File: design/flow/design.v
module rot_encoder
  #(parameter
    BAND_WIDTH = 32)
   (input logic                   sa,
    input logic                   sb,
    output logic [BAND_WIDTH-1:0] count,
    input logic                   clk,
    input logic                   rstn);
   logic [BAND_WIDTH-1:0]         count_r;
   logic [3:0]                    patern;
   logic [1:0]                    sa_q, sb_q;
   always_comb begin
      count  = count_r;
      patern = {sa_q[1], sb_q[1], sa_q[0], sb_q[0]};
   end
   always_ff @(posedge clk) begin
      if(!rstn) begin
         count_r <= 0;
         sa_q    <= 0;
         sb_q    <= 0;
      end
      else begin
         sa_q[1] <= sa_q[0];
         sb_q[1] <= sb_q[0];
         sa_q[0] <= sa;
         sb_q[0] <= sb;
         case(patern)
           4'b0010: count_r <= count_r + 1;
           4'b1011: count_r <= count_r + 1;
           4'b1101: count_r <= count_r + 1;
           4'b0100: count_r <= count_r + 1;
           4'b0001: count_r <= count_r - 1;
           4'b0111: count_r <= count_r - 1;
           4'b1110: count_r <= count_r - 1;
           4'b1000: count_r <= count_r - 1;
           default: count_r <= count_r;
         endcase
      end
   end
endmodule
module pwm_generator
  #(parameter
    BAND_WIDTH       = 32,
    PWM_PERIOD_CYCLE = 1000)
   (input logic [BAND_WIDTH-1:0] width,
    output logic                 pwm,
    input logic                  clk,
    input logic                  rstn);
   logic [BAND_WIDTH-1:0]        count_r;
   always_comb begin
      pwm = (count_r < width) ? 1 : 0;
   end
   always_ff @(posedge clk) begin
      if(!rstn) begin
         count_r <= 0;
      end
      else if(count_r < PWM_PERIOD_CYCLE) begin
         count_r <= count_r + 1;
      end
      else begin
         count_r <= 0;
      end
   end
endmodule
module p_controller
  #(parameter
    BAND_WIDTH         = 32,
    CLK_FREQ           = 100_000_000,
    ONE_ROTATION_PULSE = 630,  
    SAMPLING_RATE      = 100,  
    localparam
    PI_FIXED           = 804,  
    RESOLUTION         = 2 * PI_FIXED * SAMPLING_RATE / ONE_ROTATION_PULSE,
    UPDATE_INTERVAL    = CLK_FREQ / SAMPLING_RATE)
   (input  logic [31:0]           target_rot_v,
    input  logic [31:0]           p_gain,
    input  logic [31:0]           rot_cnt,
    output logic [BAND_WIDTH-1:0] pulse_width,
    input  logic                  clk,
    input  logic                  rstn);
   typedef enum logic [1:0] {STT_GET_ERROR,
                             STT_CALC_TERM,
                             STT_CALC_PULSE,
                             STT_WAIT} p_statetype;
   p_statetype  p_state;
   logic [31:0] cnt_r;
   logic        update_flag;
   logic [31:0] rot_cnt_r;
   logic signed [BAND_WIDTH*2-1:0] pulse_width_r, pulse_width_w;
   logic signed [BAND_WIDTH*2-1:0] rotate_samp_cnt_r;
   logic signed [BAND_WIDTH*2-1:0] error_w;
   logic signed [BAND_WIDTH*2-1:0] error_r, p_error_r;
   logic signed [BAND_WIDTH*2-1:0] p_term_r;
   logic signed [BAND_WIDTH*2-1:0] p_term_w;
   logic [31:0] p_gain_r;
   always_comb begin
      update_flag   = (cnt_r == UPDATE_INTERVAL) ? 1 : 0;
      error_w       = $signed(target_rot_v) - (rotate_samp_cnt_r * $signed(RESOLUTION));
      p_term_w      = ($signed(p_gain_r) * error_r);
      pulse_width_w = pulse_width_r + p_term_r;
      pulse_width   = pulse_width_r;
   end
   always_ff @(posedge clk) begin
      if(!rstn) begin
         p_state           <= STT_WAIT;
         cnt_r             <= 0;
         pulse_width_r     <= 0;
         rotate_samp_cnt_r <= 0;
         rot_cnt_r         <= 0;
         error_r           <= 0;
         p_error_r         <= 0;
         p_term_r          <= 0;
      end
      else begin
         p_gain_r <= p_gain;
         if(update_flag) begin
            cnt_r <= 0;
         end
         else begin
            cnt_r <= cnt_r + 1;
         end
         case(p_state)
           STT_GET_ERROR: begin
              p_error_r <= error_r;
              error_r   <= error_w;
              p_state <= STT_CALC_TERM;
           end
           STT_CALC_TERM: begin
              p_term_r <= p_term_w >>> 16;
              p_state  <= STT_CALC_PULSE;
           end
           STT_CALC_PULSE: begin
              pulse_width_r <= (target_rot_v != 0) ? pulse_width_w : 0;
              p_state       <= STT_WAIT;
           end
           STT_WAIT: begin
              if(update_flag) begin
                 rotate_samp_cnt_r <= $signed(rot_cnt) - $signed(rot_cnt_r);
                 rot_cnt_r         <= rot_cnt;
                 p_state           <= STT_GET_ERROR;
              end
           end
         endcase
      end
   end
endmodule
module motor_ctrl
  #(parameter
    CLK_FREQ = 100_000,
    localparam
    BAND_WIDTH         = 32,
    ONE_ROTATION_PULSE = 630,  
    SAMPLING_RATE      = 100,  
    PWM_PERIOD         = 40,   
    PWM_PERIOD_CYCLE   = (CLK_FREQ / 100_000) * PWM_PERIOD)
   (output logic                  pwm,
    output logic                  dir,
    output logic [BAND_WIDTH-1:0] pulse_width,
    output logic [BAND_WIDTH-1:0] rot_cnt,
    input  logic [31:0]           target_rot_v,
    input  logic [31:0]           p_gain,
    input  logic                  sa,
    input  logic                  sb,
    input  logic                  clk,
    input  logic                  rstn);
   logic [BAND_WIDTH-1:0] pwm_pulse_width;
   pwm_generator #(.BAND_WIDTH(BAND_WIDTH),
                   .PWM_PERIOD_CYCLE(PWM_PERIOD_CYCLE))
   pwm_gen_inst(.width(pwm_pulse_width),
                .pwm(pwm),
                .clk(clk),
                .rstn(rstn));
   rot_encoder #(.BAND_WIDTH(BAND_WIDTH))
   rot_encoder_inst(.sa(sa),
                    .sb(sb),
                    .count(rot_cnt),
                    .clk(clk),
                    .rstn(rstn));
   p_controller #(.BAND_WIDTH(BAND_WIDTH),
                  .CLK_FREQ(CLK_FREQ),
                  .ONE_ROTATION_PULSE(ONE_ROTATION_PULSE),
                  .SAMPLING_RATE(SAMPLING_RATE))
   p_ctrl_inst(.target_rot_v(target_rot_v),
               .p_gain(p_gain),
               .rot_cnt(rot_cnt),
               .pulse_width(pulse_width),
               .clk(clk),
               .rstn(rstn));
   always_comb begin
      dir             = pulse_width[31:31] ? 1'b1 : 1'b0;
      pwm_pulse_width = pulse_width[31:31] ? ~pulse_width : pulse_width;
   end
endmodule
File: design/flow/run.sh
#!/bin/bash
# the make line also repeats each setting of config.mk as NAME=value (left out here)
make -C /OpenROAD-flow-scripts/flow DESIGN_CONFIG=/design/flow/config.mk WORK_HOME=/design/flow/orfs CLKGATE_MAP_FILE= finish
File: design/flow/config.mk
export PLATFORM = sky130hd
export DESIGN_NAME = motor_ctrl
export DESIGN_NICKNAME = motor_ctrl
export VERILOG_FILES = /design/flow/design.v
export SDC_FILE = /design/flow/constraint.sdc
export NUM_CORES = 4
export LEC_CHECK = 0
export CAP_MARGIN = 30
export CELL_PAD_IN_SITES_DETAIL_PLACEMENT = 0
export CORE_ASPECT_RATIO = 0.92
export CORE_MARGIN = 2
export CORE_UTILIZATION = 72
export CTS_CLUSTER_DIAMETER = 54
export CTS_CLUSTER_SIZE = 61
export MAX_ROUTING_LAYER = met4
export MIN_ROUTING_LAYER = met1
export PLACE_DENSITY = 0.36
export SETUP_SLACK_MARGIN = 2.34
export SLEW_MARGIN = 20
export TNS_END_PERCENT = 40
File: design/flow/constraint.sdc
create_clock -name core_clock -period 7.9 [get_ports {clk}]
set_input_delay 1.5800 -clock core_clock [delete_from_list [all_inputs] [get_ports {clk}]]
set_output_delay 1.5800 -clock core_clock [all_outputs]
set_load 0.01 [all_outputs]
==> changes_impl.md, run 1 <==
### Metrics

* Synth Flop Type: dfxtp_1
* Via density at just under 6
* EDFF count, synth at 32
* Worst Path Required at roughly 8.5 ns
* CORE AREA at 0.07471 mm²
* # H-tree levels at 2
* Hold_buf cts at 0
* Avg Cell Area, Syn at 9.124 µm²
* Via count at about 42000
* Netlist cell types at about 85
* Slew Limit Headroom at 0.3534
* Synth Seq Share at 0.1209
* Placed cell areas at about 0.057 mm²
* XOR Share, Synth at 0.04230
* Crit-path leading delay family: adder cells
* Worst path arrival time at approximately 8.2 ns
* Core Util at FP at 0.7289
* Filler instances at about 4800
* Logic area at between 0.04 and 0.05 mm²
* Static Leak at ~29 nW
* Pwr dens at around 84 mW/mm²
* Critical R2R Capture: p_ctrl_inst.p_term_r[30]
* Die Y at ~270 µm
* DRT Pass-1 Iters at 6
* Total gr overflow at 0
* Cell-internal power at ~0.0034 W
* Seq. pwr at 0.00171 W
* Crit-path slowest cell: fa_1
* Initial DRC count at around 3400
* Tool Warnings at 46
* CTS tree: built
* Nets at 7692
* Overall routed net length at about 150 mm
* Max-area cell share at 0.4025
* Top-Level Pins at between 100 and 150
* Largest fanout on the critical path at 4
* Worst hold path type: register to register
* MUX area fraction at 0.009374
* Mapped Area at ~0.054 mm²
* Crit path from: p_ctrl_inst.p_gain_r[6]
* Sequential power share at 0.335
* WHS Path Cells at 2
* P_sw at approximately 0.0017 W
* Top cells by area: fa_1, dfxtp_1, ha_1
* Slew Viols, Final at 0
* Final setup vio count at 0
* Crit. path cell count at 25
* Largest net degree at the start of global routing at 76
* Final Hold Viols at 0
* FMAX at about 130 MHz
* DP Wirelength at around 110 mm
* Worst Path Buf+Inv at 5
* Main logic family: adder cells
* CP Class: register to register
* Maximum vdd drop at approximately 0.00017 V
* Fin util at 0.8121
* Top Consumer: clock
* Clk buf depth at 3
* Clock root cell: clkbuf_16
* Critical path's most frequent cell: fa_1
* Reg2Reg Setup Slack at roughly 0.27 ns
* Power share of the combinational group at 0.253
* Worst hold endpoint: p_ctrl_inst.rot_cnt_r[13]
* Number of CTS-inserted buffers at ~42
* Worst setup endpoint: p_ctrl_inst.p_term_r[30]
* Ys flops at approximately 310
* CTS sink count at between 300 and 400
* ANT nets after route at 0
* RSZ-0062 raised after global routing: yes
* Vias in the first global route at roughly 44000
* Minimum clock period at 7.628 ns
* Synth area leader: fa_1
* Global Route Usage Sum at 0.3936
* Clock power share at 0.411
* Post-Layout Inst Area at just over 0.06 mm²
* Final period util at 0.9655
* Die area at 0.07785 mm²
* Antenna violations before repair at 6
* CP Capture Type: register
* Post-synth ARST share at 0
* Worst Skew at 0.03647 ns
* Gpl congestion at 0.9515
* Clk Latency, worst-skew pair at slightly above 0.6 ns
* CP Launch Type: register
* Fin cells at just over 7000
* Logic power comb at 0.00129 W
* Die width at around 290 µm
* Number of cell rows at between 90 and 100
* I/O Buffers at 133
* FF+latch area at 0.006629 mm²
* Mapped Cells at 5969
* Adder share at 0.4963
* Worst hold path startpoint: p_ctrl_inst.rot_cnt_r[13]
* Placed instance count at 6949
* Reg2Reg Depth at 25
* Worst-path clk slew at roughly 0.070 ns
* DRC Markers at 0
* Synth cell count leaders: inv_1, fa_1, nand2_1
* Worst path max stage delay at a little under 0.6 ns
* Yosys Chip Area at approximately 0.054 mm²
* Switch share at 0.3377
* Status: no timing/DRC/antenna violations
* Wire per inst at 20.45 µm
* First-pass GRT wire length at ~230 mm
* And+or+nand+nor area frac at 0.1552
* Max Cap Viol at 0
* Count leader, synth: inv_1
* Area Growth Syn to Fin at 11.42%
* Clock Power at approximately 0.0021 W
* Warnings, synthesis at 4
* Worst slew pin tran at between 0.9 and 1 ns
* Cell count in the Yosys report at roughly 6000
* Reg-to-Reg Start: p_ctrl_inst.p_gain_r[6]
* Aoi share at 0.07727
==> metal layers <==
metal	global-route usage	vias to the layer above	wire length, µm
met1	0.4966	21190	55950
met5	-	-	0
met2	0.6278	1901	69370
met3	0.07047	472	12890
li1	-	18610	-
met4	0.1802	0	7765
==> repair_timing <==
action	CTS	global route
endpoints found under the setup margin	53	58
gates resized	69	72
gates cloned	7	5
setup buffers	79	15
pin swaps	56	44
==> through the flow <==
| stage | power, W | setup slack (ns) | TNS [ns] | hold WS (ns) |
|---|---|---|---|---|
| global route | 0.005274 | 0.07745 | 0 | 0.4754 |
| floorplan | 0.002506 | 0.9228 | 0 | 0.4255 |
| CTS | 0.005056 | 0.4021 | 0 | 0.4562 |
| finish | 0.005085 | 0.2722 | 0 | 0.4534 |
| global placement | 0.002851 | 0.1064 | 0 | 0.4422 |
| detailed placement | 0.002873 | -0.06695 | -0.06695 | 0.4465 |
==> layout make-up <==
type / count / share of cell area
tap: 980 / 0.02021
antenna: 5 / 0.0002062
sequential: 313 / 0.1092
clock inverter: 29 / 0.006887
clock buffer: 48 / 0.01870
timing repair buffer: 363 / 0.06137
multi-input combinational: 4257 / 0.7126
inverter: 1144 / 0.07081
==> inputs of run 2 (changes only) <==
Settings changed: CAP_MARGIN 30 to 20, CELL_PAD_IN_SITES_DETAIL_PLACEMENT 0 to default, CORE_ASPECT_RATIO 0.92 to default, CTS_CLUSTER_DIAMETER 54 to 97, CTS_CLUSTER_SIZE 61 to default, MAX_ROUTING_LAYER met4 to default, MIN_ROUTING_LAYER met1 to default, PLACE_DENSITY 0.36 to default, PLACE_DENSITY_LB_ADDON from default to 0.0, SETUP_SLACK_MARGIN 2.34 to 1.1, TNS_END_PERCENT 40 to default.
Clock period 7.9 ns to 7.94 ns, I/O delays scaled along.
==> run 2 against run 1 <==
Effect of this change:
- clock-buffer cell count increased by 16
- via count about the same
- still clean
- final cell count decreased by 0.18%
- hold slack got worse by 0.00076 ns
- critical endpoint is now p_ctrl_inst.p_term_r[31]
==> changes_impl.md, run 2 <==
### Metrics

* Status: no timing/DRC/antenna violations
* DP Wirelength at 111.8 mm (+2.1%)
* CP Capture Type: register
* Max Cap Viol at 0 (unchanged)
* Worst hold path startpoint: p_ctrl_inst.rot_cnt_r[12]
* Ys flops at 313 (unchanged)
* DRT Pass-1 Iters at 8 (+2)
* Power share of the combinational group at 0.257 (+0.004)
* P_sw at 0.001612 W (-6.1%)
* Switch share at 0.3279 (-0.009863)
* Synth Flop Type: dfxtp_1
* Vias in the first global route at 44490 (+0.89%)
* Pwr dens at 81.48 mW/mm² (-2.8%)
* Reg2Reg Setup Slack at 0.21 ns (-0.06 ns)
* CP Launch Type: register
* Worst Skew at 0.05300 ns (+0.01653 ns)
* Mapped Cells at 5969 (unchanged)
* Final setup vio count at 0 (unchanged)
* Wire per inst at 21.14 µm (+3.4%)
* Die Y at 279.0 µm (+4.2%)
* I/O Buffers at 133 (unchanged)
* Die width at 279.0 µm (-4.0%)
* Worst-path clk slew at 0.06 ns (about the same)
* Netlist cell types at 85 (unchanged)
* Tool Warnings at 44 (-4.3%)
* Cell count in the Yosys report at 5969 (unchanged)
* Mapped Area at 0.05446 mm² (unchanged)
* Aoi share at 0.07727 (unchanged)
* Cell-internal power at 0.003305 W (-1.9%)
* CTS sink count at 313 (unchanged)
* Slew Limit Headroom at 0.3097 (-0.04368)
* Via count at 42170 (+0.0071%)
* Worst path max stage delay at 0.64 ns (+0.05 ns)
* Final period util at 0.9737 (+0.008193)
* Minimum clock period at 7.731 ns (+0.1037 ns)
* Synth area leader: fa_1
* Antenna violations before repair at 2 (-4)
* Overall routed net length at 150.7 mm (+3.2%)
* Worst Path Buf+Inv at 5 (unchanged)
* Logic power comb at 0.00127 W (about the same)
* Seq. pwr at 0.00170 W (about the same)
* Number of cell rows at 100 (+4.2%)
* Top-Level Pins at 134 (unchanged)
* Area Growth Syn to Fin at 10.81%
* Worst Path Required at 8.37 ns (-0.08 ns)
* Die area at 0.07785 mm² (about the same)
* Worst setup endpoint: p_ctrl_inst.p_term_r[31]
* Worst path arrival time at 8.16 ns (about the same)
* Largest fanout on the critical path at 12 (+8)
* Final Hold Viols at 0 (unchanged)
* XOR Share, Synth at 0.04230 (unchanged)
* Core Util at FP at 0.7291 (about the same)
* EDFF count, synth at 32 (unchanged)
* CTS tree: built
* Adder share at 0.4963 (unchanged)
* ANT nets after route at 0 (unchanged)
* Clock root cell: clkbuf_16
* Crit path from: p_ctrl_inst.p_gain_r[3]
* Post-synth ARST share at 0 (unchanged)
* Crit-path leading delay family: adder cells
* Clock Power at 0.00195 W (-7%)
* Number of CTS-inserted buffers at 43 (+2.4%)
* # H-tree levels at 2 (unchanged)
* RSZ-0062 raised after global routing: yes
* Worst slew pin tran at 1.035 ns (+0.06552 ns)
* Total gr overflow at 0 (unchanged)
* Nets at 7692 (unchanged)
* Pre-CTS setup slack at 0.1790 ns (+0.2460 ns)
* Synth Seq Share at 0.1209 (unchanged)
* Setup TNS at 0 ns (unchanged)
* Worst hold endpoint: p_ctrl_inst.rot_cnt_r[12]
* MUX area fraction at 0.009374 (unchanged)
* Largest net degree at the start of global routing at 76 (unchanged)
* Sequential power share at 0.347 (+0.012)
* Top cells by area: fa_1, dfxtp_1, ha_1
* Synth cell count leaders: inv_1, fa_1, nand2_1
* FMAX at 129.3 MHz (-1.3%)
* Warnings, synthesis at 4 (unchanged)
* Count leader, synth: inv_1
* Slew Viols, Final at 0 (unchanged)
* Critical R2R Capture: p_ctrl_inst.p_term_r[31]
* Crit. path cell count at 26 (+4.0%)
* Clock power share at 0.396 (-0.015)
* CP Class: register to register
* Worst hold path type: register to register
* CORE AREA at 0.07470 mm² (about the same)
* Via density at 5.918 (+0.19%)
* Hold_buf cts at 0 (unchanged)
* Main logic family: adder cells
* Reg2Reg Depth at 26 (+4.0%)
* Top Consumer: clock
* First-pass GRT wire length at 235.3 mm (+1.3%)
* DRC Markers at 0 (unchanged)
* Max-area cell share at 0.4025 (unchanged)
* Initial DRC count at 3304 (-3.3%)
* Gpl congestion at 0.9225 (-3.0%)
* And+or+nand+nor area frac at 0.1552 (unchanged)
* Critical path's most frequent cell: fa_1
* Global Route Usage Sum at 0.3866 (-0.007013)
* Clk buf depth at 3 (unchanged)
* Clk Latency, worst-skew pair at 0.62 ns (about the same)
* Static Leak at 28.77 nW (-0.21%)
* Yosys Chip Area at 0.05446 mm² (unchanged)
* Final WS setup at 0.2086 ns (-0.06367 ns)
* WHS Path Cells at 2 (unchanged)
* Reg-to-Reg Start: p_ctrl_inst.p_gain_r[3]
* Maximum vdd drop at 0.0001566 V (-9.2%)
* Crit-path slowest cell: fa_1
* Avg Cell Area, Syn at 9.124 µm² (unchanged)
## run 2: routing by layer
metal	wire length, µm	vias to the layer above	GRT usage
met5	80	-	0
met4	10360	2	0.2186
met3	14250	592	0.07380
met2	70530	1977	0.6387
met1	55450	20980	0.4806
li1	-	18620	-
## run 2: cell type report
class	count	area, µm²
antenna	3	7.507
clock buffer	64	1266
clock inverter	14	131.4
fill	4869	14350
inverter	1144	4297
multi-input combinational	4257	43170
sequential	313	6626
tap	969	1212
timing repair buffer	362	3642
## run 2: what timing repair did
| item | CTS | global route |
|---|---|---|
| hold endpoints to repair | 0 | 0 |
| setup endpoints to repair | 30 | 31 |
| setup buffers | 46 | 48 |
| pin swaps | 31 | 85 |
| cloned | 1 | 9 |
| gates resized | 42 | 101 |
## run 2: through the flow
stage / utilization / instances / cell area, µm² / power [W] / hold WS, ns
floorplan: - / 5994 / 54890 / 0.002484 / 0.4255
global placement: 0.7671 / 6941 / 57300 / 0.002841 / 0.4422
detailed placement: 0.7671 / 6941 / 57300 / 0.002862 / 0.4465
CTS: 0.7947 / 7066 / 59360 / 0.004853 / 0.4540
global route: 0.8078 / 7123 / 60340 / 0.005115 / 0.4652
finish: 0.8079 / 7126 / 60350 / 0.004917 / 0.4527
==> inputs of run 3 (changes only) <==
Settings changed: ABC_AREA from default to 1, CTS_CLUSTER_DIAMETER 97 to default, CTS_CLUSTER_SIZE from default to 72, HOLD_SLACK_MARGIN from default to 0.29, PLACE_DENSITY_LB_ADDON 0.0 to 0.12, SETUP_SLACK_MARGIN 1.1 to -0.26.
Clock period 7.94 ns to 3.88 ns, I/O delays scaled along.
==> run 3 against run 2 <==
Effect of this change:
- the flow now stops in global routing (5_1_grt)
- die area rose by 7.1%
- area after synthesis up 7.2%
- synthesized cell count up 27%
==> changes_impl.md, run 3 <==
### Physical design

* Yosys Chip Area at 0.05840 mm² (+7.2%)
* Ys flops at 313 (unchanged)
* CTS sink count at 313 (unchanged)
* CORE AREA at 0.08042 mm² (+7.7%)
* Stage reached: global routing (5_1_grt)
* Clock root cell: clkbuf_16
* And+or+nand+nor area frac at 0.1688 (+0.01354)
* EDFF count, synth at 32 (unchanged)
* Synth area leader: fa_1
* Total gr overflow at roughly 310
* Post-synth ARST share at 0 (unchanged)
* XOR Share, Synth at 0.02100 (-0.02130)
* Die area at 0.08341 mm² (+7.1%)
* Count leader, synth: inv_1
* # H-tree levels at 2 (unchanged)
* Status: did not finish
* Number of CTS-inserted buffers at 42 (-2.3%)
* Top-Level Pins at 134 (unchanged)
* Synth cell count leaders: inv_1, nand2_1, fa_1
* Aoi share at 0.08548 (+0.008217)
* MUX area fraction at 0 (-0.009374)
* Main logic family: adder cells
* Die Y at 288.8 µm (+3.5%)
* DP Wirelength at 162.4 mm (+45%)
* Tool Error: [ERROR GRT-0116] Global routing finished with congestion. Check the congestion regions in the DRC Viewer.
* Synth Flop Type: dfxtp_1
* Avg Cell Area, Syn at 7.712 µm² (-15%)
* I/O Buffers at 133 (unchanged)
* Gpl congestion at 0.9820 (+6.4%)
* Max-area cell share at 0.3754 (-0.02717)
* Mapped Area at 0.05840 mm² (+7.2%)
* Global Route Usage Sum at 0.7008
* Pre-CTS setup slack at -3.106 ns (-3.285 ns)
* Warnings, synthesis at 4 (unchanged)
* Synth Seq Share at 0.1128 (-0.008165)
* Clk buf depth at 3 (unchanged)
* Cell count in the Yosys report at 7573 (+27%)
* Core Util at FP at 0.7262 (-0.002836)
* Adder share at 0.4628 (-0.03350)
* Number of cell rows at 104 (+4.0%)
* Netlist cell types at 60 (-29%)
* Die width at 288.8 µm (+3.5%)
* Mapped Cells at 7573 (+27%)
* Top cells by area: fa_1, inv_1, nand2_1
[run 3: per-stage QoR]
stage	power, W	area, µm²	std cells	setup TNS (ns)	utilization
3_5_place_dp	0.006620	67980	9250	-132.82	0.8453
2_1_floorplan	0.005365	60390	7598	-88.48	-
4_1_cts	0.01114	70930	9361	-124.57	0.8821
3_3_place_gp	0.006518	67980	9250	-123.02	0.8453
[run 3: layer usage]
metal	GRT usage	overflow
met5	0.3489	6
met4	0.6298	110
met3	0.5480	34
met2	0.8859	146
met1	0.7013	16
[run 3: repair_timing]
item / in CTS
resized: 272
setup endpoints to repair: 74
setup buffers: 26
cloned: 8
pin swaps: 63
hold buffers: 0
==> inputs of run 4 (changes only) <==
Settings changed: CAP_MARGIN 20 to 15, CORE_MARGIN 2 to 10, CORE_UTILIZATION 72 to 45, CTS_CLUSTER_SIZE 72 to default, GPL_TIMING_DRIVEN from default to 0, HOLD_SLACK_MARGIN 0.29 to 0.04, MAX_ROUTING_LAYER from default to met5, PLACE_DENSITY_LB_ADDON 0.12 to 0.22, SETUP_SLACK_MARGIN -0.26 to default.
Clock period 3.88 ns to 13.5 ns, I/O delays scaled along.
==> run 4 against run 3 <==
Effect of this change:
- now clean on timing, DRC and antenna
- area after synthesis stayed put
- die area increased by 73%
- synthesized cell count unchanged
==> changes_impl.md, run 4 <==
### Metrics

* Ys flops at 313 (unchanged)
* Filler instances at about 13000
* Avg Cell Area, Syn at 7.712 µm² (unchanged)
* Top-Level Pins at 134 (unchanged)
* XOR Share, Synth at 0.02100 (unchanged)
* Area Growth Syn to Fin at 8.636%
* Synth area leader: fa_1
* Max Cap Viol at 0
* P_sw at around 0.0011 W
* Reg-to-Reg Start: p_ctrl_inst.p_gain_r[10]
* Overall routed net length at 195.8 mm
* Aoi share at 0.08548 (unchanged)
* Clock power share at 0.387
* First-pass GRT wire length at around 300 mm
* Pwr dens at 46.73 mW/mm²
* CP Launch Type: register
* Largest net degree at the start of global routing at 37
* Cell count in the Yosys report at 7573 (unchanged)
* Worst path arrival time at 9.28 ns
* Wire per inst at around 21 µm
* Clk buf depth at 3 (unchanged)
* Top Consumer: clock
* ANT nets after route at 0
* CORE AREA at 0.1292 mm² (+61%)
* Synth cell count leaders: inv_1, nand2_1, fa_1
* Clock root cell: clkbuf_16
* Clk Latency, worst-skew pair at roughly 0.60 ns
* Largest fanout on the critical path at 10
* Final setup vio count at 0
* Main logic family: adder cells
* Placed cell areas at 0.06205 mm² (-8.7%)
* Antenna violations before repair at 6
* Hold_buf cts at 0 (unchanged)
* Top cells by area: fa_1, inv_1, nand2_1
* Adder share at 0.4628 (unchanged)
* Initial DRC count at 4156
* Reg2Reg Setup Slack at 4.70 ns
* Total gr overflow at 0
* Gates resized, CTS repair at 0 (-100%)
* Worst slew pin tran at ~1.3 ns
* Synth Flop Type: dfxtp_1
* Tool Warnings at 41
* Worst Skew at 0.04294 ns
* CP Capture Type: register
* Via density at 5.172
* Crit-path slowest cell: buf_1
* I/O Buffers at 133 (unchanged)
* Clock Power at 0.00115 W
* Minimum clock period at about 8.8 ns
* Worst hold path startpoint: p_ctrl_inst.rot_cnt_r[14]
* Static Leak at 34.17 nW
* Seq. pwr at between 0.001 and 0.0015 W
* Gpl congestion at 1.002 (+2.0%)
* Worst hold path type: register to register
* Final Hold Viols at 0
* Core Util at FP at 0.4522 (-0.2740)
* Slew Limit Headroom at 0.1445
* Critical R2R Capture: p_ctrl_inst.p_term_r[30]
* Max-area cell share at 0.3754 (unchanged)
* Slew Viols, Final at 0
* Warnings, synthesis at 4 (unchanged)
* WHS Path Cells at 2
* Cell-internal power at ~0.0019 W
* MUX area fraction at 0 (unchanged)
* DP Wirelength at 167.7 mm (+3.3%)
* Logic power comb at between 0.0008 and 0.0009 W
* Sequential power share at 0.340
* Reg2Reg Depth at 28
* Number of CTS-inserted buffers at 39 (-7.1%)
* RSZ-0062 raised after global routing: no
* Crit. path cell count at 28
* Status: no timing/DRC/antenna violations
* CTS sink count at 313 (unchanged)
* FMAX at 113.6 MHz
* # H-tree levels at 2 (unchanged)
* CTS tree: built
* Nets at roughly 9300
* Switch share at 0.3574
* Final period util at 0.6519
* Setup TNS at 0 ns
* And+or+nand+nor area frac at 0.1688 (unchanged)
* Vias in the first global route at 49690
* Maximum vdd drop at between 0.0001 and 0.00015 V
* Post-Layout Inst Area at roughly 0.063 mm²
* Crit-path leading delay family: adder cells
* Netlist cell types at 60 (unchanged)
* Worst setup endpoint: p_ctrl_inst.p_term_r[30]
* Synth Seq Share at 0.1128 (unchanged)
* Mapped Area at 0.05840 mm² (unchanged)
* Worst Path Required at around 14 ns
* Worst path max stage delay at approximately 0.9 ns
* Worst hold slack at ~0.45 ns
* CP Class: register to register
* Power share of the combinational group at 0.273
* Worst Path Buf+Inv at 8
* Number of setup buffers added after CTS at 0 (-100%)
* DRT Pass-1 Iters at 5
* Die area at 0.1446 mm² (+73%)
* EDFF count, synth at 32 (unchanged)
* Pre-CTS setup slack at 4.925 ns (+8.032 ns)
* Final WS setup at 4.700 ns
* Crit path from: p_ctrl_inst.p_gain_r[10]
* Post-synth ARST share at 0 (unchanged)
* Yosys Chip Area at 0.05840 mm² (unchanged)
* Number of cell rows at 132 (+27%)
* DRC Markers at 0
* Via count at a little under 50000
* Global Route Usage Sum at 0.2684
* Worst-path clk slew at around 0.06 ns
* Worst hold endpoint: p_ctrl_inst.rot_cnt_r[14]
* Mapped Cells at 7573 (unchanged)
* Die Y at 380.3 µm (+32%)
* Count leader, synth: inv_1
* Critical path's most frequent cell: fa_1
* Die width at 380.3 µm (+32%)
-- run 4: cell type report --
type / count / area, µm² / area share
multi-input cells: 4978 / 43210 / 0.6811
flip-flops and latches: 313 / 6586 / 0.1038
diodes: 2 / 5.005 / 0.00007888
clock inverters: 22 / 292.8 / 0.004615
repair buffers: 134 / 1356 / 0.02138
plain buffers: 293 / 1156 / 0.01822
inverters: 2014 / 7560 / 0.1192
clock buffers: 50 / 1099 / 0.01732
well taps: 1742 / 2180 / 0.03435
-- run 4: metal layers --
| metal | wire length [µm] | GRT usage | share of wire |
|---|---|---|---|
| met3 | 14940 | 0.04210 | 0.076 |
| met2 | 89370 | 0.4346 | 0.46 |
| met4 | 7853 | 0.09107 | 0.040 |
| met1 | 83620 | 0.3649 | 0.43 |
| met5 | 13 | 0 | 0.000066 |
-- run 4: through the flow --
step | total power, W | utilization | cells
after floorplan | 0.001499 | - | 7598
after global placement | 0.001813 | 0.4801 | 9473
final | 0.002965 | 0.4912 | 9548
after CTS | 0.002974 | 0.4912 | 9546
after global routing | 0.003099 | 0.4912 | 9546
after detailed placement | 0.001818 | 0.4804 | 9474
==> inputs of run 5 (changes only) <==
Settings changed: ABC_AREA 1 to default, CAP_MARGIN 15 to 10, CELL_PAD_IN_SITES_DETAIL_PLACEMENT from default to 0, CELL_PAD_IN_SITES_GLOBAL_PLACEMENT from default to 3, CORE_ASPECT_RATIO from default to 0.55, CORE_MARGIN 10 to 2, CORE_UTILIZATION 45 to 69, CTS_CLUSTER_DIAMETER from default to 81, CTS_CLUSTER_SIZE from default to 98, GPL_ROUTABILITY_DRIVEN from default to 0, HOLD_SLACK_MARGIN 0.04 to default, MAX_ROUTING_LAYER met5 to met4, MIN_ROUTING_LAYER from default to met1, PLACE_DENSITY_LB_ADDON 0.22 to 0.14, SETUP_SLACK_MARGIN from default to 2.18, TNS_END_PERCENT from default to 35.
Clock period 13.5 ns to 12.6 ns, I/O delays scaled along.
==> run 5 against run 4 <==
Effect of this change:
- the flow now stops in global placement without I/O (3_1_place_gp_skip_io)
- area after synthesis is 6.8% lower
- die area is 44% lower
- synthesized cell count down 21%
==> changes_impl.md, run 5 <==
### Physical design

* Status: did not finish
* Stage reached: global placement without I/O (3_1_place_gp_skip_io)
* Tool Error: [ERROR FLW-0024] Place density exceeds 1.0 (current PLACE_DENSITY_LB_ADDON =  0.14). Please check if the value of  PLACE_DENSITY_LB_ADDON is between 0 and 0.99.
* Count leader, synth: inv_1
* XOR Share, Synth at 0.04230 (+0.02130)
* Die area at 0.08129 mm² (-44%)
* Die Y at 212.4 µm (-44%)
* Post-synth ARST share at 0 (unchanged)
* Mapped Area at 0.05446 mm² (-6.8%)
* Warnings, synthesis at 4 (unchanged)
* Number of cell rows at 76 (-42%)
* Synth cell count leaders: inv_1, fa_1, nand2_1
* Ys flops at 313 (unchanged)
* Core Util at FP at 0.6967 (+0.2445)
* Max-area cell share at 0.4025 (+0.02717)
* CORE AREA at 0.07817 mm² (-39%)
* Yosys Chip Area at 0.05446 mm² (-6.8%)
* Synth area leader: fa_1
* Synth Seq Share at 0.1209 (+0.008165)
* Mapped Cells at 5969 (-21%)
* EDFF count, synth at 32 (unchanged)
* Adder share at 0.4963 (+0.03350)
* And+or+nand+nor area frac at 0.1552 (-0.01354)
* Die width at 382.8 µm (+0.67%)
* Avg Cell Area, Syn at 9.124 µm² (+18%)
* Netlist cell types at 85 (+42%)
* MUX area fraction at 0.009374 (+0.009374)
* Main logic family: adder cells
* Cell count in the Yosys report at 5969 (-21%)
* Aoi share at 0.07727 (-0.008217)
* Top cells by area: fa_1, dfxtp_1, ha_1
* Synth Flop Type: dfxtp_1
==> inputs of run 6 (changes only) <==
Settings changed: CAP_MARGIN 10 to 20, CELL_PAD_IN_SITES_DETAIL_PLACEMENT 0 to default, CELL_PAD_IN_SITES_GLOBAL_PLACEMENT 3 to default, CORE_ASPECT_RATIO 0.55 to default, CORE_UTILIZATION 69 to 72, CTS_CLUSTER_DIAMETER 81 to 94, CTS_CLUSTER_SIZE 98 to 100, GPL_ROUTABILITY_DRIVEN 0 to default, GPL_TIMING_DRIVEN 0 to default, MAX_ROUTING_LAYER met4 to default, MIN_ROUTING_LAYER met1 to default, PLACE_DENSITY_LB_ADDON 0.14 to 0.05, SETUP_SLACK_MARGIN 2.18 to 1.88, TNS_END_PERCENT 35 to default.
Clock period 12.6 ns to 6.6 ns, I/O delays scaled along.
==> run 6 against run 5 <==
Effect of this change:
- now fails the layout checks on negative setup slack
- die area down 4.2%
- synthesized cell count unchanged
- area after synthesis unchanged
==> changes_impl.md, run 6 <==
### Metrics

* WHS Path Cells at 2
* Logic power comb at between 0.0015 and 0.002 W
* Die Y at 279.0 µm (+31%)
* Via count at 43580
* Die area at 0.07785 mm² (-4.2%)
* Hold_buf cts at 0
* Reg-to-Reg Start: p_ctrl_inst.p_gain_r[3]
* Area Growth Syn to Fin at 14.75%
* Gpl congestion at 0.9417
* I/O Buffers at approximately 130
* Worst hold path startpoint: p_ctrl_inst.rot_cnt_r[17]
* Sequential power share at 0.384
* Tool Warnings at 44
* Wire per inst at roughly 21 µm
* Reg2Reg Depth at 26
* Pwr dens at approximately 85 mW/mm²
* Status: failed layout checks
* Seq. pwr at around 0.0020 W
* Cell-internal power at 0.003370 W
* Number of CTS-inserted buffers at 23
* Worst hold endpoint: p_ctrl_inst.rot_cnt_r[17]
* Layout Check Failures: negative setup slack
* Vias in the first global route at 46100
* Clock Power at between 0.0015 and 0.002 W
* Nets at 7876
* Worst slew pin tran at 0.9555 ns
* Post-Layout Inst Area at ~0.062 mm²
* Final WS setup at -1.132 ns
* Via density at between 5 and 6
* CORE AREA at 0.07470 mm² (-4.4%)
* Top-Level Pins at around 130
* Crit-path slowest cell: fa_1
* And+or+nand+nor area frac at 0.1552 (unchanged)
* Die width at 279.0 µm (-27%)
* Worst hold path type: register to register
* XOR Share, Synth at 0.04230 (unchanged)
* Static Leak at slightly below 30 nW
* Maximum vdd drop at between 0.0002 and 0.00025 V
* Top Consumer: sequential cells
* DRT Pass-1 Iters at 7
* Avg Cell Area, Syn at 9.124 µm² (unchanged)
* Synth Seq Share at 0.1209 (unchanged)
* Initial DRC count at about 3800
* Warnings, synthesis at 4 (unchanged)
* Critical path's most frequent cell: fa_1
* Crit. path cell count at 26
* Final setup vio count at 31
* Mapped Cells at 5969 (unchanged)
* Global Route Usage Sum at 0.3931
* Switch share at 0.3649
* Slew Viols, Final at 0
* Clk Latency, worst-skew pair at roughly 0.64 ns
* Cell count in the Yosys report at 5969 (unchanged)
* Critical R2R Capture: p_ctrl_inst.p_term_r[30]
* Max-area cell share at 0.4025 (unchanged)
* Main logic family: adder cells
* Adder share at 0.4963 (unchanged)
* Minimum clock period at roughly 7.7 ns
* MUX area fraction at 0.009374 (unchanged)
* Synth area leader: fa_1
* EDFF count, synth at 32 (unchanged)
* CP Launch Type: register
* Final Hold Viols at 0
* # H-tree levels at 1
* Worst Path Required at just over 7 ns
* Clock power share at 0.304
* Worst path max stage delay at about 0.70 ns
* P_sw at between 0.0015 and 0.002 W
* Core Util at FP at 0.7291 (+0.03235)
* Reg2Reg Setup Slack at -1.13 ns
* Worst Skew at 0.06613 ns
* Worst-path clk slew at ~0.11 ns
* Largest fanout on the critical path at 12
* Antenna violations before repair at 3
* Top cells by area: fa_1, dfxtp_1, ha_1
* Worst Path Buf+Inv at 6
* RSZ-0062 raised after global routing: yes
* Clock root cell: clkbuf_16
* Netlist cell types at 85 (unchanged)
* Synth cell count leaders: inv_1, fa_1, nand2_1
* Clk buf depth at 3
* Crit path from: p_ctrl_inst.p_gain_r[3]
* DP Wirelength at around 120 mm
* CP Class: register to register
* CP Capture Type: register
* Worst path arrival time at 8.29 ns
* Fin util at 0.8366
* Count leader, synth: inv_1
* Placed cell areas at 0.05971 mm²
* Power share of the combinational group at 0.312
* Max Cap Viol at 0
* FMAX at 129.3 MHz
* Mapped Area at 0.05446 mm² (unchanged)
* Ys flops at 313 (unchanged)
* ANT nets after route at 0
* Worst setup endpoint: p_ctrl_inst.p_term_r[30]
* Synth Flop Type: dfxtp_1
* Post-synth ARST share at 0 (unchanged)
* Crit-path leading delay family: adder cells
* CTS sink count at approximately 310
* Slew Limit Headroom at 0.3630
* Overall routed net length at approximately 150 mm
* Total gr overflow at 0
* DRC Markers at 0
* Largest net degree at the start of global routing at between 70 and 80
* Number of cell rows at 100 (+32%)
* Yosys Chip Area at 0.05446 mm² (unchanged)
* First-pass GRT wire length at roughly 240 mm
* CTS tree: built
* Final period util at 1.172
* Aoi share at 0.07727 (unchanged)
run 6: what timing repair did:
item                       4_1_cts  5_1_grt
cloned                           1        3
gates resized                  138      151
setup endpoints to repair       68       73
buffers inserted                40       42
pin swaps                       89      126
run 6: layout make-up:
cell class                 instances  area (µm²)
fill                            4384       12200
clock buffer                      25       583.1
timing repair buffer             566        5324
inverter                        1144        4300
antenna                            1       2.502
multi-input combinational       4257       44180
tap                              969        1212
sequential                       313        6661
clock inverter                    17       224.0
run 6: per-layer routing:
metal	vias to the layer above	routed length [µm]	global-route usage
met3	711	13520	0.06778
met4	4	10940	0.2155
met5	-	33	0
met1	21680	55120	0.4755
li1	18970	-	-
met2	2224	75070	0.6727
run 6: stage by stage:
step | worst slack (ns) | total power, W | hold WS, ns | std cells | TNS (ns)
after global placement | -0.7462 | 0.003514 | 0.4420 | 7163 | -13.22
final | -1.132 | 0.005307 | 0.4604 | 7292 | -24.56
after CTS | -0.6973 | 0.005196 | 0.4608 | 7246 | -14.08
after global routing | -1.303 | 0.005502 | 0.4802 | 7291 | -31.28
after floorplan | -0.3772 | 0.003016 | 0.4255 | 5994 | -2.616
after detailed placement | -0.9014 | 0.003549 | 0.4467 | 7163 | -17.20
==> inputs of run 7 (changes only) <==
Settings changed: CORE_UTILIZATION 72 to 65, CTS_CLUSTER_DIAMETER 94 to default, CTS_CLUSTER_SIZE 100 to default, MAX_ROUTING_LAYER from default to met4, PLACE_DENSITY from default to 0.6, PLACE_DENSITY_LB_ADDON 0.05 to default, SETUP_SLACK_MARGIN 1.88 to default.
Clock period 6.6 ns to 6.69 ns, I/O delays scaled along.
==> run 7 against run 6 <==
Effect of this change:
- the layout still fails its checks (negative setup slack)
- die area up 11%
- global-route usage down 3.0 points
- first-iteration DRC count down 31%
- critical path depth down 1
- hold slack worse by 0.0087 ns
- final cell count up 1.9%
- routed wire length down 4.5%
- maximum frequency up 2.7%
- power up 12%
- sequential share of layout area down 0.087 points
- final area about the same
- clock power up 49%
- critical path type unchanged
==> changes_impl.md, run 7 <==
### Metrics

* Post-synth ARST share at 0 (unchanged)
* Worst-path clk slew at 0.06 ns (-0.05 ns)
* MUX area fraction at 0.009374 (unchanged)
* Cell count in the Yosys report at 5969 (unchanged)
* Wire per inst at 19.86 µm (-6.4%)
* Mapped Area at 0.05446 mm² (unchanged)
* Maximum vdd drop at 0.0002149 V (+3.6%)
* Reg-to-Reg Start: p_ctrl_inst.p_gain_r[8]
* DRC Markers at 0 (unchanged)
* CP Launch Type: register
* Static Leak at 29.89 nW (+0.54%)
* Mapped Cells at 5969 (unchanged)
* Synth cell count leaders: inv_1, fa_1, nand2_1
* Switch share at 0.3282 (-0.03673)
* Hold_buf cts at 0 (unchanged)
* Top cells by area: fa_1, dfxtp_1, ha_1
* Synth Seq Share at 0.1209 (unchanged)
* Worst setup endpoint: p_ctrl_inst.p_term_r[28]
* Worst Path Buf+Inv at 5 (-1)
* Slew Limit Headroom at 0.3578 (-0.005246)
* Status: failed layout checks
* Max-area cell share at 0.4025 (unchanged)
* Reg2Reg Setup Slack at -0.84 ns (+0.29 ns)
* Largest fanout on the critical path at 8 (-4)
* First-pass GRT wire length at 236.5 mm (-1.6%)
* Reg2Reg Depth at 25 (-3.8%)
* Largest net degree at the start of global routing at 60 (-21%)
* Antenna violations before repair at 4 (+1)
* Synth area leader: fa_1
* Die width at 293.5 µm (+5.2%)
* Pre-CTS setup slack at -0.9081 ns (-0.006750 ns)
* Yosys Chip Area at 0.05446 mm² (unchanged)
* Adder share at 0.4963 (unchanged)
* Layout Check Failures: negative setup slack
* Cell-internal power at 0.003996 W (+19%)
* Global Route Usage Sum at 0.3634 (-0.02967)
* Pwr dens at 95.24 mW/mm² (+12%)
* Worst hold endpoint: p_ctrl_inst.p_term_r[16]
* Crit-path slowest cell: fa_1
* CTS sink count at 313 (unchanged)
* Final period util at 1.125 (-0.04634)
* CORE AREA at 0.08329 mm² (+12%)
* Via density at 5.602 (-6.3%)
* Seq. pwr at 0.00201 W (about the same)
* Worst path arrival time at 8.02 ns (-0.27 ns)
* RSZ-0062 raised after global routing: yes
* Sequential power share at 0.338 (-0.046)
* Overall routed net length at 147.7 mm (-4.5%)
* Final Hold Viols at 0 (unchanged)
* Tool Warnings at 46 (+4.5%)
* Slew Viols, Final at 0 (unchanged)
* Critical path's most frequent cell: fa_1
* Clock Power at 0.00240 W (+49%)
* FMAX at 132.8 MHz (+2.7%)
* CP Capture Type: register
* And+or+nand+nor area frac at 0.1552 (unchanged)
* DP Wirelength at 121.6 mm (+2.5%)
* Worst path max stage delay at 0.58 ns (-0.12 ns)
* Final WS setup at -0.8374 ns (+0.2945 ns)
* Logic power comb at 0.00153 W (-8%)
* Worst slew pin tran at 0.9634 ns (+0.007870 ns)
* Synth Flop Type: dfxtp_1
* Initial DRC count at 2593 (-31%)
* Minimum clock period at 7.527 ns (-0.2045 ns)
* Worst hold path startpoint: p_ctrl_inst.p_term_r[16]
* Max Cap Viol at 0 (unchanged)
* DRT Pass-1 Iters at 6 (-1)
* Netlist cell types at 85 (unchanged)
* Warnings, synthesis at 4 (unchanged)
* Worst hold slack at 0.4517 ns (-0.008688 ns)
* Number of CTS-inserted buffers at 41 (+78%)
* Clk buf depth at 3 (unchanged)
* Die area at 0.08611 mm² (+11%)
* I/O Buffers at 133 (unchanged)
* Vias in the first global route at 43970 (-4.6%)
* CTS tree: built
* Top-Level Pins at 134 (unchanged)
* Area Growth Syn to Fin at 14.68% (about the same)
* Gpl congestion at 0.9395 (-0.23%)
* Aoi share at 0.07727 (unchanged)
* P_sw at 0.001952 W (+0.80%)
* Crit. path cell count at 25 (-3.8%)
* Clock root cell: clkbuf_16
* Nets at 7888 (+0.15%)
* Main logic family: adder cells
* Total gr overflow at 0 (unchanged)
* Worst Path Required at 7.18 ns (+0.02 ns)
* Crit-path leading delay family: adder cells
* Setup TNS at -16.79 ns (+7.761 ns)
* Ys flops at 313 (unchanged)
* Avg Cell Area, Syn at 9.124 µm² (unchanged)
* Die Y at 293.5 µm (+5.2%)
* XOR Share, Synth at 0.04230 (unchanged)
* # H-tree levels at 2 (+1)
* Worst hold path type: register to register
* Clk Latency, worst-skew pair at 0.62 ns (-0.02 ns)
* Worst Skew at 0.02732 ns (-0.03881 ns)
* WHS Path Cells at 2 (unchanged)
* Count leader, synth: inv_1
* ANT nets after route at 0 (unchanged)
* Clock power share at 0.404 (+0.100)
* Power share of the combinational group at 0.258 (-0.054)
* EDFF count, synth at 32 (unchanged)
* Filler instances at 6183 (+41%)
* Core Util at FP at 0.6538 (-0.07522)
* CP Class: register to register
* Number of cell rows at 106 (+6.0%)
* Via count at 41650 (-4.4%)
* Crit path from: p_ctrl_inst.p_gain_r[8]
* Top Consumer: clock
* Final setup vio count at 30 (-3.2%)
* Critical R2R Capture: p_ctrl_inst.p_term_r[28]
## run 7: per-stage QoR
stage | utilization | total power (W) | instances | instance area, µm²
floorplan | - | 0.002956 | 5994 | 55050
global placement | 0.7198 | 0.003503 | 7305 | 59950
detailed placement | 0.7198 | 0.003520 | 7305 | 59950
CTS | 0.7443 | 0.005948 | 7410 | 61990
global route | 0.7498 | 0.006201 | 7432 | 62450
finish | 0.7498 | 0.005948 | 7434 | 62450
## run 7: routing by layer
metal	wire [µm]	track usage	vias to the layer above
li1	-	-	18990
met3	9884	0.05129	305
met4	7250	0.1508	0
met5	0	-	-
met2	71270	0.5925	1393
met1	59260	0.4588	20960
## run 7: final cells by class
cell class	count	area [µm²]	area share
clock buffer	55	1161	0.01859
antenna	5	12.51	0.0002003
clock inverter	20	270.3	0.004327
sequential	313	6603	0.1057
multi-input combinational	4257	43280	0.6930
tap	1080	1351	0.02164
timing repair buffer	560	5479	0.08773
inverter	1144	4297	0.06880
## run 7: what timing repair did
item / in CTS / in global routing
endpoints found under the setup margin: 30 / 31
pin swaps: 58 / 79
cloned: 1 / 3
gates resized: 77 / 77
buffers inserted: 31 / 23
==> inputs of run 8 (changes only) <==
Settings changed: CELL_PAD_IN_SITES_DETAIL_PLACEMENT from default to 1, CELL_PAD_IN_SITES_GLOBAL_PLACEMENT from default to 0, CORE_MARGIN 2 to 9, CORE_UTILIZATION 65 to 39, CTS_CLUSTER_DIAMETER from default to 176, GPL_ROUTABILITY_DRIVEN from default to 1, GPL_TIMING_DRIVEN from default to 0, HOLD_SLACK_MARGIN from default to 0.16, MAX_ROUTING_LAYER met4 to default, MIN_ROUTING_LAYER from default to met2, PLACE_DENSITY 0.6 to default, SETUP_SLACK_MARGIN from default to -0.23, SLEW_MARGIN 20 to 40.
Clock period 6.69 ns to 12.1 ns, I/O delays scaled along.
==> run 8 against run 7 <==
Effect of this change:
- the run now finishes clean
- non-clock buffer count decreased by 135
- clock skew fell by 0.0046 ns
- register-to-register slack improved by 2.8 ns
- maximum frequency fell by 25%
- hold slack better by 0.0023 ns
- largest power group unchanged
==> changes_impl.md, run 8 <==
### Metrics

* Status: no timing/DRC/antenna violations
* Mapped Area at 0.05446 mm² (unchanged)
* Synth Seq Share at 0.1209 (unchanged)
* CORE AREA at 0.1380 mm² (+66%)
* Gpl congestion at 1.021 (+8.7%)
* Clock Power at 0.00137 W (-43%)
* Worst-path clk slew at 0.06 ns (about the same)
* Worst setup endpoint: p_ctrl_inst.p_term_r[30]
* DRC Markers at 0 (unchanged)
* Logic power comb at 0.000859 W (-44%)
* Avg Cell Area, Syn at 9.124 µm² (unchanged)
* Number of setup buffers added after CTS at 0 (-100%)
* Crit path cell chain: clkbuf_1 -> clkbuf_1 -> nand2_1 -> fa_1 -> fa_1 -> fa_1 -> fa_1 -> inv_1 -> fa_1 -> fa_1 -> fa_1 -> fa_1 -> ha_1 -> a21o_1 -> a21o_1 -> a21oi_1 -> o21ai_0 -> a2111oi_0 -> and3b_1 -> o31a_2 -> o21ai_2 -> a221o_1 -> nand4b_1 -> o211ai_1
* Core Util at FP at 0.3946 (-0.2592)
* CP Launch Type: register
* Crit-path slowest cell: edfxtp_1
* Cell count in the Yosys report at 5969 (unchanged)
* CTS sink count at 313 (unchanged)
* Die Y at 391.7 µm (+33%)
* Total gr overflow at 0 (unchanged)
* Global Route Usage Sum at 0.3887 (+0.02529)
* Warnings, synthesis at 4 (unchanged)
* Worst path arrival time at 10.63 ns (+2.61 ns)
* Minimum clock period at 10.10 ns (+2.572 ns)
* Die width at 391.7 µm (+33%)
* CTS tree: built
* Adder share at 0.4963 (unchanged)
* First-pass GRT wire length at 299.6 mm (+27%)
* Hold_buf cts at 0 (unchanged)
* WHS Path Cells at 2 (unchanged)
* Final setup vio count at 0 (-100%)
* Reg2Reg Setup Slack at 2.00 ns (+2.84 ns)
* Post-synth ARST share at 0 (unchanged)
* Global-route met1 utilization at 0 (-0.4588)
* Via count at 58460 (+40%)
* Reg2Reg Depth at 24 (-4.0%)
* CP Capture Type: register
* Worst hold path startpoint: p_ctrl_inst.rot_cnt_r[9]
* Top-Level Pins at 134 (unchanged)
* Slew Viols, Final at 0 (unchanged)
* Slew Limit Headroom at 0.2645 (-0.09330)
* Synth area leader: fa_1
* Fin util at 0.4347 (-0.3151)
* Initial DRC count at 10040 (+290%)
* Top cells by area: fa_1, dfxtp_1, ha_1
* P_sw at 0.001213 W (-38%)
* Setup TNS at 0 ns (+16.79 ns)
* Synth cell count leaders: inv_1, fa_1, nand2_1
* Cell-internal power at 0.002153 W (-46%)
* I/O Buffers at 133 (unchanged)
* Reg-to-Reg Start: p_ctrl_inst.p_gain_r[8]
* Antenna violations before repair at 1 (-3)
* Filler instances at 16030 (+160%)
* Max Cap Viol at 0 (unchanged)
* GR Util met3 at 0.4925 (+0.4413)
* MUX area fraction at 0.009374 (unchanged)
* Wire per inst at 24.55 µm (+24%)
* Largest net degree at the start of global routing at 23 (-62%)
* FMAX at 99.02 MHz (-25%)
* Count leader, synth: inv_1
* Pwr dens at 56.11 mW/mm² (-41%)
* EDFF count, synth at 32 (unchanged)
* Die area at 0.1534 mm² (+78%)
* Ys flops at 313 (unchanged)
* Via density at 7.209 (+29%)
* Mapped Cells at 5969 (unchanged)
* Yosys Chip Area at 0.05446 mm² (unchanged)
* Worst hold endpoint: p_ctrl_inst.rot_cnt_r[9]
* Design Power at 0.003366 W (-43%)
* Worst Skew at 0.02270 ns (-0.004624 ns)
* Overall routed net length at 199.1 mm (+35%)
* Largest fanout on the critical path at 10 (+2)
* # H-tree levels at 2 (unchanged)
* Critical R2R Capture: p_ctrl_inst.p_term_r[30]
* Max-area cell share at 0.4025 (unchanged)
* Sequential power share at 0.339 (about the same)
* Worst Path Buf+Inv at 3 (-2)
* Worst Path Required at 12.63 ns (+5.45 ns)
* Worst path max stage delay at 0.79 ns (+0.21 ns)
* Final period util at 0.8347 (-0.2905)
* Vias in the first global route at 69570 (+58%)
* Worst hold slack at 0.4540 ns (+0.002263 ns)
* Worst slew pin tran at 1.103 ns (+0.1400 ns)
* Tool Warnings at 42 (-8.7%)
* Static Leak at 27.99 nW (-6.4%)
* Top Consumer: clock
* CP Class: register to register
* Synth Flop Type: dfxtp_1
* Crit path from: p_ctrl_inst.p_gain_r[8]
* Gates resized, CTS repair at 0 (-100%)
* Worst hold path type: register to register
* Critical path's most frequent cell: fa_1
* Nets at 7753 (-1.7%)
* DP Wirelength at 160.9 mm (+32%)
* Seq. pwr at 0.00114 W (-43%)
* Number of cell rows at 136 (+28%)
* Clk buf depth at 3 (unchanged)
* Clock root cell: clkbuf_16
* XOR Share, Synth at 0.04230 (unchanged)
* GRT met2 Usage at 0.4589 (-0.1336)
* Main logic family: adder cells
* Top Usage Layer GRT: met3
* Area Growth Syn to Fin at 10.15%
* DRT Pass-1 Iters at 8 (+2)
* Clock power share at 0.406 (+0.002)
* Power share of the combinational group at 0.255 (-0.003)
* RSZ-0062 raised after global routing: no
* Netlist cell types at 85 (unchanged)
* And+or+nand+nor area frac at 0.1552 (unchanged)
* ANT nets after route at 0 (unchanged)
* Aoi share at 0.07727 (unchanged)
* Clk Latency, worst-skew pair at 0.65 ns (+0.03 ns)
* Crit. path cell count at 24 (-4.0%)
* Maximum vdd drop at 0.00009742 V (-55%)
* Number of CTS-inserted buffers at 41 (unchanged)
* Final Hold Viols at 0 (unchanged)
* Switch share at 0.3603 (+0.03214)
* Crit-path leading delay family: adder cells
-- run 8: area by class of cell --
cell class                      instances  area [µm²]  area share
Antenna cell                           32       80.08    0.001335
Timing Repair Buffer                  145        1500     0.02501
Inverter                             1144        4294     0.07159
Clock buffer                           55        1169     0.01948
Tap cell                             1863        2331     0.03886
Multi-Input combinational cell       4257       42620      0.7105
Buffer                                280        1131     0.01886
Sequential cell                       313        6586      0.1098
Clock inverter                         21       274.0    0.004568
-- run 8: routing by layer --
metal,up-vias,share of wire,wire (µm)
met2,16810,0.48,95300
met1,20860,0,0
met4,96,0.12,22960
met3,2072,0.39,76920
li1,18630,-,-
met5,-,0.020,3956
-- run 8: per-stage QoR --
stage | setup WS [ns] | instances | instance area (µm²)
finish | 2.001 | 8110 | 59990
global route | 1.820 | 8078 | 59910
CTS | 2.554 | 8072 | 59800
detailed placement | 2.618 | 7996 | 58360
global placement | 2.304 | 7990 | 58210
floorplan | 4.858 | 5994 | 54550
==> inputs of run 9 (changes only) <==
Settings changed: ABC_AREA from default to 1, CELL_PAD_IN_SITES_DETAIL_PLACEMENT 1 to default, CELL_PAD_IN_SITES_GLOBAL_PLACEMENT 0 to default, CORE_MARGIN 9 to 2, CORE_UTILIZATION 39 to 72, CTS_CLUSTER_DIAMETER 176 to 340, CTS_CLUSTER_SIZE from default to 100, GPL_ROUTABILITY_DRIVEN 1 to default, GPL_TIMING_DRIVEN 0 to default, HOLD_SLACK_MARGIN 0.16 to 0.24, MIN_ROUTING_LAYER met2 to default, PLACE_DENSITY from default to 0.6, SETUP_SLACK_MARGIN -0.23 to default, SLEW_MARGIN 40 to 20.
Clock period 12.1 ns to 5.57 ns, I/O delays scaled along.
==> run 9 against run 8 <==
Effect of this change:
- the run now fails in global routing (5_1_grt)
- die area down 46%
- area after synthesis up 7.2%
- synthesized cell count up 27%
==> changes_impl.md, run 9 <==
### Physical design

* And+or+nand+nor area frac at 0.1688 (+0.01354)
* EDFF count, synth at 32 (unchanged)
* Synth area leader: fa_1
* Tool Error: [ERROR GRT-0232] Routing congestion too high. Check the congestion heatmap in the GUI.
* Pre-CTS setup slack at -1.564 ns (-4.181 ns)
* Avg Cell Area, Syn at 7.712 µm² (-15%)
* Top cells by area: fa_1, inv_1, nand2_1
* Synth cell count leaders: inv_1, nand2_1, fa_1
* Core Util at FP at 0.7262 (+0.3316)
* MUX area fraction at 0 (-0.009374)
* Mapped Cells at 7573 (+27%)
* Global Route Usage Sum at 0.6302
* Synth Flop Type: dfxtp_1
* Number of CTS-inserted buffers at 7 (-83%)
* Netlist cell types at 60 (-29%)
* Aoi share at 0.08548 (+0.008217)
* Total gr overflow at 11
* DP Wirelength at 152.5 mm (-5.2%)
* Hold_buf cts at 0 (unchanged)
* Yosys Chip Area at 0.05840 mm² (+7.2%)
* Mapped Area at 0.05840 mm² (+7.2%)
* # H-tree levels at 1 (-1)
* Gpl congestion at 1.019 (-0.24%)
* Cell count in the Yosys report at 7573 (+27%)
* Max-area cell share at 0.3754 (-0.02717)
* Die width at 288.8 µm (-26%)
* Warnings, synthesis at 4 (unchanged)
* Placed cell areas at 0.06530 mm² (+12%)
* Top-Level Pins at 134 (unchanged)
* Die area at 0.08341 mm² (-46%)
* Ys flops at 313 (unchanged)
* I/O Buffers at 133 (unchanged)
* Die Y at 288.8 µm (-26%)
* Clk buf depth at 3 (unchanged)
* Main logic family: adder cells
* Synth Seq Share at 0.1128 (-0.008165)
* Stage reached: global routing (5_1_grt)
* CTS sink count at 313 (unchanged)
* Adder share at 0.4628 (-0.03350)
* Status: did not finish
* XOR Share, Synth at 0.02100 (-0.02130)
* Count leader, synth: inv_1
* CORE AREA at 0.08042 mm² (-42%)
* Placed instance count at 8989 (+12%)
* Number of cell rows at 104 (-24%)
* Post-synth ARST share at 0 (unchanged)
* Clock root cell: clkbuf_16
==> run 9: metrics by stage <==
stage,setup TNS [ns],hold slack [ns]
after floorplan,-15.57,0.4300
after global placement,-35.19,0.4445
after detailed placement,-39.19,0.4507
after CTS,-36.13,0.4778
==> run 9: layer usage <==
metal | GRT usage | overflow
met1 | 0.6399 | 2
met2 | 0.8380 | 3
met3 | 0.4502 | 0
met4 | 0.5287 | 6
met5 | 0.2949 | 0
==> run 9: repair_timing <==
action                                 4_1_cts
buffers inserted                            57
gates cloned                                 5
endpoints found under the hold margin        0
setup endpoints to repair                   32
resized                                    275
pin swaps                                  151
==> inputs of run 10 (changes only) <==
Settings changed: ABC_AREA 1 to default, CAP_MARGIN 20 to 15, CELL_PAD_IN_SITES_DETAIL_PLACEMENT from default to 2, CORE_MARGIN 2 to 8, CORE_UTILIZATION 72 to 37, CTS_CLUSTER_DIAMETER 340 to 24, CTS_CLUSTER_SIZE 100 to default, GPL_TIMING_DRIVEN from default to 1, HOLD_SLACK_MARGIN 0.24 to default, MAX_ROUTING_LAYER from default to met5, PLACE_DENSITY 0.6 to 0.47.
Clock period 5.57 ns to 6.24 ns, I/O delays scaled along.
==> run 10 against run 9 <==
Effect of this change:
- now fails the layout checks on negative setup slack
- die area is 91% higher
- area after synthesis is 6.8% lower
- synthesized cell count is 21% lower
==> changes_impl.md, run 10 <==
### Metrics

* Status: failed layout checks
* Layout Check Failures: negative setup slack
* Via density at between 5 and 6
* Tool Warnings at between 40 and 50
* Logic power comb at approximately 0.0019 W
* Worst hold path startpoint: p_ctrl_inst.rot_cnt_r[31]
* Static Leak at between 30 and 40 nW
* Worst hold endpoint: p_ctrl_inst.rot_cnt_r[31]
* Via count at between 40000 and 50000
* Antenna violations before repair at 16
* Largest fanout on the critical path at 6
* Pwr dens at 156.3 mW/mm²
* Top cells by area: fa_1, dfxtp_1, ha_1
* Main logic family: adder cells
* And+or+nand+nor area frac at 0.1552 (-0.01354)
* EDFF count, synth at 32 (unchanged)
* Worst Path Buf+Inv at 4
* Top-Level Pins at 134 (unchanged)
* Clk Latency, worst-skew pair at a little under 0.8 ns
* Synth Flop Type: dfxtp_1
* Hold_buf cts at 0 (unchanged)
* Final WS setup at -1.501 ns
* Final period util at 1.241
* Wire per inst at approximately 26 µm
* Power share of the combinational group at 0.178
* Worst Path Required at 6.83 ns
* Sequential power share at 0.205
* Count leader, synth: inv_1
* Mapped Cells at 5969 (-21%)
* Clock root cell: clkbuf_16
* Nets at ~8000
* Total gr overflow at 0
* WHS Path Cells at 2
* Minimum clock period at about 7.7 ns
* Setup TNS at -39.08 ns
* Pre-CTS setup slack at -1.267 ns (+0.2967 ns)
* Netlist cell types at 85 (+42%)
* Number of CTS-inserted buffers at 134 (+127)
* Crit-path slowest cell: fa_2
* Synth Seq Share at 0.1209 (+0.008165)
* Worst-path clk slew at around 0.040 ns
* Gpl congestion at 0.8295 (-19%)
* P_sw at about 0.0032 W
* Maximum vdd drop at around 0.00018 V
* Overall routed net length at between 200 and 250 mm
* DRT Pass-1 Iters at 6
* Switch share at 0.3058
* Slew Viols, Final at 0
* Worst path max stage delay at roughly 0.6 ns
* FMAX at about 130 MHz
* Crit. path cell count at 25
* Clock power share at 0.616
* First-pass GRT wire length at approximately 330 mm
* RSZ-0062 raised after global routing: yes
* Crit path from: p_ctrl_inst.p_gain_r[5]
* Design Power at 0.01058 W
* Max-area cell share at 0.4025 (+0.02717)
* Reg2Reg Depth at 25
* Yosys Chip Area at 0.05446 mm² (-6.8%)
* XOR Share, Synth at 0.04230 (+0.02130)
* Core Util at FP at 0.3732 (-0.3530)
* Warnings, synthesis at 4 (unchanged)
* Vias in the first global route at 54420
* CTS tree: built
* Crit-path leading delay family: adder cells
* Cell-internal power at 0.007346 W
* Adder share at 0.4963 (+0.03350)
* Worst setup endpoint: p_ctrl_inst.p_term_r[30]
* ANT nets after route at 0
* Slew Limit Headroom at 0.2294
* Reg-to-Reg Start: p_ctrl_inst.p_gain_r[5]
* Die area at 0.1597 mm² (+91%)
* Critical path's most frequent cell: fa_1
* CP Capture Type: register
* DP Wirelength at 156.5 mm (+2.6%)
* Area Growth Syn to Fin at 24.33%
* Post-synth ARST share at 0 (unchanged)
* Avg Cell Area, Syn at 9.124 µm² (+18%)
* Max Cap Viol at 0
* Mapped Area at 0.05446 mm² (-6.8%)
* CTS sink count at 313 (unchanged)
* Ys flops at 313 (unchanged)
* Worst hold path type: register to register
* Largest net degree at the start of global routing at ~76
* Final setup vio count at 32
* CP Class: register to register
* Global Route Usage Sum at 0.2636
* Critical R2R Capture: p_ctrl_inst.p_term_r[30]
* CP Launch Type: register
* Top Consumer: clock
* Aoi share at 0.07727 (-0.008217)
* Reg2Reg Setup Slack at -1.50 ns
* Clk buf depth at 3 (unchanged)
* Initial DRC count at 1911
* Worst path arrival time at approximately 8.3 ns
* CORE AREA at 0.1459 mm² (+81%)
* # H-tree levels at 4 (+3)
* Die width at 399.6 µm (+38%)
* Clock Power at approximately 0.0065 W
* Final Hold Viols at 0
* Synth area leader: fa_1
* Number of cell rows at 140 (+35%)
* Synth cell count leaders: inv_1, fa_1, nand2_1
* DRC Markers at 0
* Worst Skew at roughly 0.05 ns
* I/O Buffers at 133 (unchanged)
* Cell count in the Yosys report at 5969 (-21%)
* Seq. pwr at 0.00217 W
* Worst slew pin tran at around 1.2 ns
* Die Y at 399.6 µm (+38%)
* MUX area fraction at 0.009374 (+0.009374)
[run 10: stage by stage]
stage	cells	cell area (µm²)	util	hold slack, ns
floorplan	5994	55170	-	0.4255
global placement	8194	61590	0.4221	0.4413
detailed placement	8194	61590	0.4221	0.4498
CTS	8465	66990	0.4591	0.4548
global route	8489	67700	0.4640	0.4859
finish	8492	67710	0.4640	0.4559
[run 10: final cells by class]
cell class	count	area [µm²]
Clock buffer	199	3920
Antenna cell	3	7.507
Fill cell	15200	78210
Sequential cell	313	6596
Tap cell	1917	2399
Inverter	1144	4299
Multi-Input combinational cell	4257	43720
Clock inverter	45	570.5
Timing Repair Buffer	614	6195
[run 10: what timing repair did]
| action | CTS | global route |
|---|---|---|
| pin swaps | 68 | 99 |
| gates cloned | 5 | 4 |
| resized | 136 | 94 |
| endpoints found under the setup margin | 32 | 35 |
| buffers inserted | 33 | 28 |
[run 10: metal layers]
| metal | up-vias | part of all wire | track usage |
|---|---|---|---|
| met5 | - | 0.00023 | 0 |
| met4 | 8 | 0.049 | 0.1031 |
| met3 | 528 | 0.043 | 0.03792 |
| met2 | 1030 | 0.52 | 0.4846 |
| met1 | 23600 | 0.39 | 0.3081 |
| li1 | 19320 | - | - |
Power figures rest on the tool's default switching activity, not on a simulated workload.
